==> run M <==
==> flow/design.v <==
`timescale 1ns / 1ps
module PC(
    input clk,                  
    input rst,                  
    input load,                 
    input [15:0] data,          
    output reg [15:0] count     
);
    always @(posedge clk or posedge rst) begin
        if (rst) begin
            count <= 16'b0;     
        end else if (load) begin
            count <= data;      
        end else begin
            count <= count + 1;  
        end
    end
endmodule
module ControlUnit (
    input [3:0] opcode,       
    output reg mem_read,      
    output reg mem_write,     
    output reg reg_write,     
    output reg [3:0] alu_op,  
    output reg pc_write,      
    output reg branch_eq,     
    output reg branch_ne,     
    output reg imm_load       
);
    always @(*) begin
        mem_read = 0;
        mem_write = 0;
        reg_write = 0;
        alu_op = 4'b0000;
        pc_write = 0;
        branch_eq = 0;
        branch_ne = 0;
        imm_load = 0;
        case (opcode)
            4'b0000: begin  
                alu_op = 4'b0000;  
                reg_write = 1;
            end
            4'b0001: begin  
                alu_op = 4'b0001;  
                reg_write = 1;
            end
            4'b0010: begin  
                alu_op = 4'b0010;  
                reg_write = 1;
            end
            4'b0011: begin  
                alu_op = 4'b0011;  
                reg_write = 1;
            end
            4'b0100: begin  
                alu_op = 4'b0100;  
                reg_write = 1;
            end
            4'b0101: begin  
                alu_op = 4'b0101;  
                reg_write = 1;
            end
            4'b0110: begin  
                alu_op = 4'b0110;  
                reg_write = 1;
            end
            4'b0111: begin  
                alu_op = 4'b0111;  
                reg_write = 1;
            end
            4'b1000: begin  
                alu_op = 4'b1000;  
                mem_read = 1;
                reg_write = 1;
            end
            4'b1001: begin  
                alu_op = 4'b1001;  
                mem_write = 1;
            end
            4'b1010: begin  
                alu_op = 4'b1010;  
                reg_write = 1;
            end
            4'b1011: begin  
                imm_load = 1;
                reg_write = 1;
            end
            4'b1100: begin  
                alu_op = 4'b1100;  
                pc_write = 1;
            end
            4'b1101: begin  
                alu_op = 4'b1101;  
                branch_eq = 1;
            end
            4'b1110: begin  
                alu_op = 4'b1110;  
                branch_ne = 1;
            end
            4'b1111: begin  
            end
            default: begin
                alu_op = 4'b0000;
            end
        endcase
        if (mem_write) begin
            pc_write = 0;  
        end
        if (mem_read) begin
            pc_write = 0;  
        end
    end
endmodule
`timescale 1ns / 1ps
module RegisterFile(
    input clk,                      
    input rst,                      
    input [3:0] read_addr1,         
    input [3:0] read_addr2,         
    input [3:0] write_addr,         
    input [15:0] write_data,        
    input write_enable,             
    output reg [15:0] read_data1,   
    output reg [15:0] read_data2    
);
    reg [15:0] registers [0:15];
    always @(*) begin
        read_data1 = registers[read_addr1];
        read_data2 = registers[read_addr2];
    end
    always @(posedge clk or posedge rst) begin
        if (rst) begin
         integer i;
            for (i = 0; i < 16; i = i + 1) begin
                registers[i] <= 16'b0;
            end
        end else if (write_enable) begin
            registers[write_addr] <= write_data;
        end
    end
endmodule
`timescale 1ns / 1ps
module alu(
    input clk,                
    input rst,                
    input load,               
    input en,                 
    input wr_en,              
    input [3:0] OPsel,        
    input [15:0] A,           
    input [15:0] B,           
    output reg [15:0] result,  
    output reg Z,             
    output reg N,             
    output reg C,             
    output reg V,             
    output [15:0] pc_out,     
    output [15:0] mem_data,   
    output        mem_en,      
    output        mem_wr_en,   
    output [15:0] mem_addr,    
    output [15:0] mem_wr_data, 
    input  [15:0] mem_rd_data  
);
    reg pc_load;  
    PC pc_inst(
        .clk(clk),
        .rst(rst),
        .load(pc_load),
        .data(B),        
        .count(pc_out)   
    );
    reg [15:0] wr_data;  
    assign mem_en      = en;
    assign mem_wr_en   = wr_en;
    assign mem_addr    = B;        
    assign mem_wr_data = wr_data;
    assign mem_data    = mem_rd_data;  
    always @(*) begin
        result = 16'b0;
        wr_data = A;
        pc_load = 0;
        Z = 0;
        N = 0;
        C = 0;
        V = 0;
        case (OPsel)
            4'b0000: begin  
                {C, result} = A + B;                 
                V = (~A[15] & ~B[15] & result[15]) | (A[15] & B[15] & ~result[15]);  
            end
            4'b0001: begin  
                {C, result} = A - B;                 
                V = (A[15] & ~B[15] & ~result[15]) | (~A[15] & B[15] & result[15]);  
            end
            4'b0010: result = A * B;                 
            4'b0011: result = (B != 0) ? A / B : 16'b0;  
            4'b0100: result = A & B;                 
            4'b0101: result = A | B;                 
            4'b0110: result = A ^ B;                 
            4'b0111: result = ~A;                    
            4'b1000: result = mem_data;              
            4'b1001: wr_data = A;                    
            4'b1100: begin                           
                pc_load = 1;                         
            end
            4'b1101: begin                           
                if (!Z)
                    pc_load = 1;                     
            end
            4'b1110: begin                           
                if (Z)
                    pc_load = 1;                     
            end
            4'b1111: ;                               
            default: result = 16'b0;                 
        endcase
        Z = (result == 16'b0) ? 1'b1 : 1'b0;   
        N = result[15];                        
    end
endmodule
`timescale 1ns / 1ps
module Datapath(
    input clk,
    input rst,
    input [15:0] gpio_in,
    output [15:0] gpio_out,
    output [15:0] imem_addr,
    input  [15:0] imem_rdata,
    output        dmem_en,
    output        dmem_we,
    output [15:0] dmem_addr,
    output [15:0] dmem_wdata,
    input  [15:0] dmem_rdata
);
    wire [15:0] instruction;
    wire [3:0] opcode;
    wire [3:0] rs1, rs2, rd;
    wire [15:0] imm;
    wire [15:0] A, B;
    wire [15:0] alu_result;
    wire [15:0] mem_data;
    wire [15:0] pc_out;
    wire mem_read, mem_write, reg_write, pc_write, branch_eq, branch_ne, imm_load;
    wire [3:0] alu_op;
    PC pc_inst (
        .clk(clk),
        .rst(rst),
        .load(pc_write),
        .data(alu_result),    
        .count(pc_out)
    );
    assign imem_addr = pc_out;
    assign instruction = imem_rdata;
    assign opcode = instruction[15:12];
    assign rs1 = instruction[11:8];
    assign rs2 = instruction[7:4];
    assign rd = instruction[3:0];
    assign imm = instruction[7:0];  
    ControlUnit cu (
        .opcode(opcode),
        .mem_read(mem_read),
        .mem_write(mem_write),
        .reg_write(reg_write),
        .alu_op(alu_op),
        .pc_write(pc_write),
        .branch_eq(branch_eq),
        .branch_ne(branch_ne),
        .imm_load(imm_load)
    );
    RegisterFile rf (
        .clk(clk),
        .rst(rst),
        .read_addr1(rs1),
        .read_addr2(rs2),
        .write_addr(rd),
        .write_data(alu_result),    
        .write_enable(reg_write),
        .read_data1(A),
        .read_data2(B)
    );
    alu alu_inst (
        .clk(clk),
        .rst(rst),
        .load(pc_write),
        .en(mem_read | mem_write),
        .wr_en(mem_write),
        .OPsel(alu_op),
        .A(A),
        .B(B),
        .result(alu_result),
        .Z(),
        .N(),
        .C(),
        .V(),
        .pc_out(),      
        .mem_data(mem_data),
        .mem_en(dmem_en),
        .mem_wr_en(dmem_we),
        .mem_addr(dmem_addr),
        .mem_wr_data(dmem_wdata),
        .mem_rd_data(dmem_rdata)
    );
    assign gpio_out = A;   
endmodule
==> flow/run.sh <==
#!/bin/bash
# the make line also repeats each setting of config.mk as NAME=value (left out here)
make -C /OpenROAD-flow-scripts/flow DESIGN_CONFIG=/design/flow/config.mk WORK_HOME=/design/flow/orfs CLKGATE_MAP_FILE= finish
==> flow/config.mk <==
export PLATFORM = sky130hd
export DESIGN_NAME = Datapath
export DESIGN_NICKNAME = Datapath
export VERILOG_FILES = /design/flow/design.v
export SDC_FILE = /design/flow/constraint.sdc
export NUM_CORES = 4
export LEC_CHECK = 0
export ABC_AREA = 1
export CAP_MARGIN = 20
export CELL_PAD_IN_SITES_GLOBAL_PLACEMENT = 0
export CORE_MARGIN = 3
export CORE_UTILIZATION = 57
export GPL_ROUTABILITY_DRIVEN = 1
export MIN_ROUTING_LAYER = met1
export SETUP_SLACK_MARGIN = 5.0
export SLEW_MARGIN = 30
==> flow/constraint.sdc <==
create_clock -name core_clock -period 37.2 [get_ports {clk}]
set_input_delay 7.4400 -clock core_clock [delete_from_list [all_inputs] [get_ports {clk}]]
set_output_delay 7.4400 -clock core_clock [all_outputs]
set_load 0.01 [all_outputs]
==> run F (differences from run M) <==
==> flow/config.mk (replaced) <==
export PLATFORM = sky130hd
export DESIGN_NAME = Datapath
export DESIGN_NICKNAME = Datapath
export VERILOG_FILES = /design/flow/design.v
export SDC_FILE = /design/flow/constraint.sdc
export NUM_CORES = 4
export LEC_CHECK = 0
export CAP_MARGIN = 20
export CORE_MARGIN = 2
export CORE_UTILIZATION = 58
export SLEW_MARGIN = 20
==> flow/constraint.sdc (replaced) <==
create_clock -name core_clock -period 24.2 [get_ports {clk}]
set_input_delay 4.8400 -clock core_clock [delete_from_list [all_inputs] [get_ports {clk}]]
set_output_delay 4.8400 -clock core_clock [all_outputs]
set_load 0.01 [all_outputs]
==> run Y (differences from run M) <==
==> flow/config.mk (replaced) <==
export PLATFORM = sky130hd
export DESIGN_NAME = Datapath
export DESIGN_NICKNAME = Datapath
export VERILOG_FILES = /design/flow/design.v
export SDC_FILE = /design/flow/constraint.sdc
export NUM_CORES = 4
export LEC_CHECK = 0
export CAP_MARGIN = 20
export CORE_MARGIN = 2
export CORE_UTILIZATION = 65
export MAX_ROUTING_LAYER = met4
export SLEW_MARGIN = 20
==> flow/constraint.sdc (replaced) <==
create_clock -name core_clock -period 36.6 [get_ports {clk}]
set_input_delay 7.3200 -clock core_clock [delete_from_list [all_inputs] [get_ports {clk}]]
set_output_delay 7.3200 -clock core_clock [all_outputs]
set_load 0.01 [all_outputs]
==> comparison table <==
|  | run F | run M | run Y |
|---|---|---|---|
| HPWL reported at the end of detailed placement | 95,000 um | 76,100 um | 85,900 um |
| Critical path class | in -> reg | - | in -> reg |
| HP Start | pc_inst.count[0] | - | rf.registers[4][3] |
| Worst reg2reg startpoint | rf.registers[13][5] | - | rf.registers[1][12] |
| End of the worst hold path | pc_inst.count[0] | - | rf.registers[4][3] |
| Yosys stat cell total | 3,449 | 3,864 | 3,449 |
| Wirelength per Cell | 27.6 um | - | 28.3 um |
| Die Span Y | 225 um | 226 um | 213 um |
| Fraction of the core area covered by cells at the end of the flow | 82.6% | - | 85.8% |
| Inverter count of the layout excluding clock inverters | 215 | - | 215 |
| Initial DRC Count | 5,077 | - | 6,282 |
| Outcome | complete, but fails checks | aborted with a tool error | complete, but fails checks |
| Failing step | - | 5_1_grt | - |
| Violated checks | negative setup slack | - | negative setup slack |
| Cell class with the largest area share | multi-input combinational cells | - | multi-input combinational cells |
| Seq/Total Area, Yosys | 24.1% | 24.8% | 24.1% |
| M1 wire length | 48,100 um | - | 44,000 um |
| DR pass1 iterations | 9 | - | 8 |
| Starting density of the core | 59.0% | 58.4% | 65.8% |
| Beginning of the critical path | imem_rdata[7] | - | imem_rdata[6] |
| Die outline width | 225 um | 226 um | 213 um |
| Number of buffers created by CTS | 27 | 31 | 25 |
| Hold Crit Depth | 1 | - | 2 |
| Synth cell types | 120 | 65 | 120 |
| Multi-input combinational gate total | 2,732 | - | 2,733 |
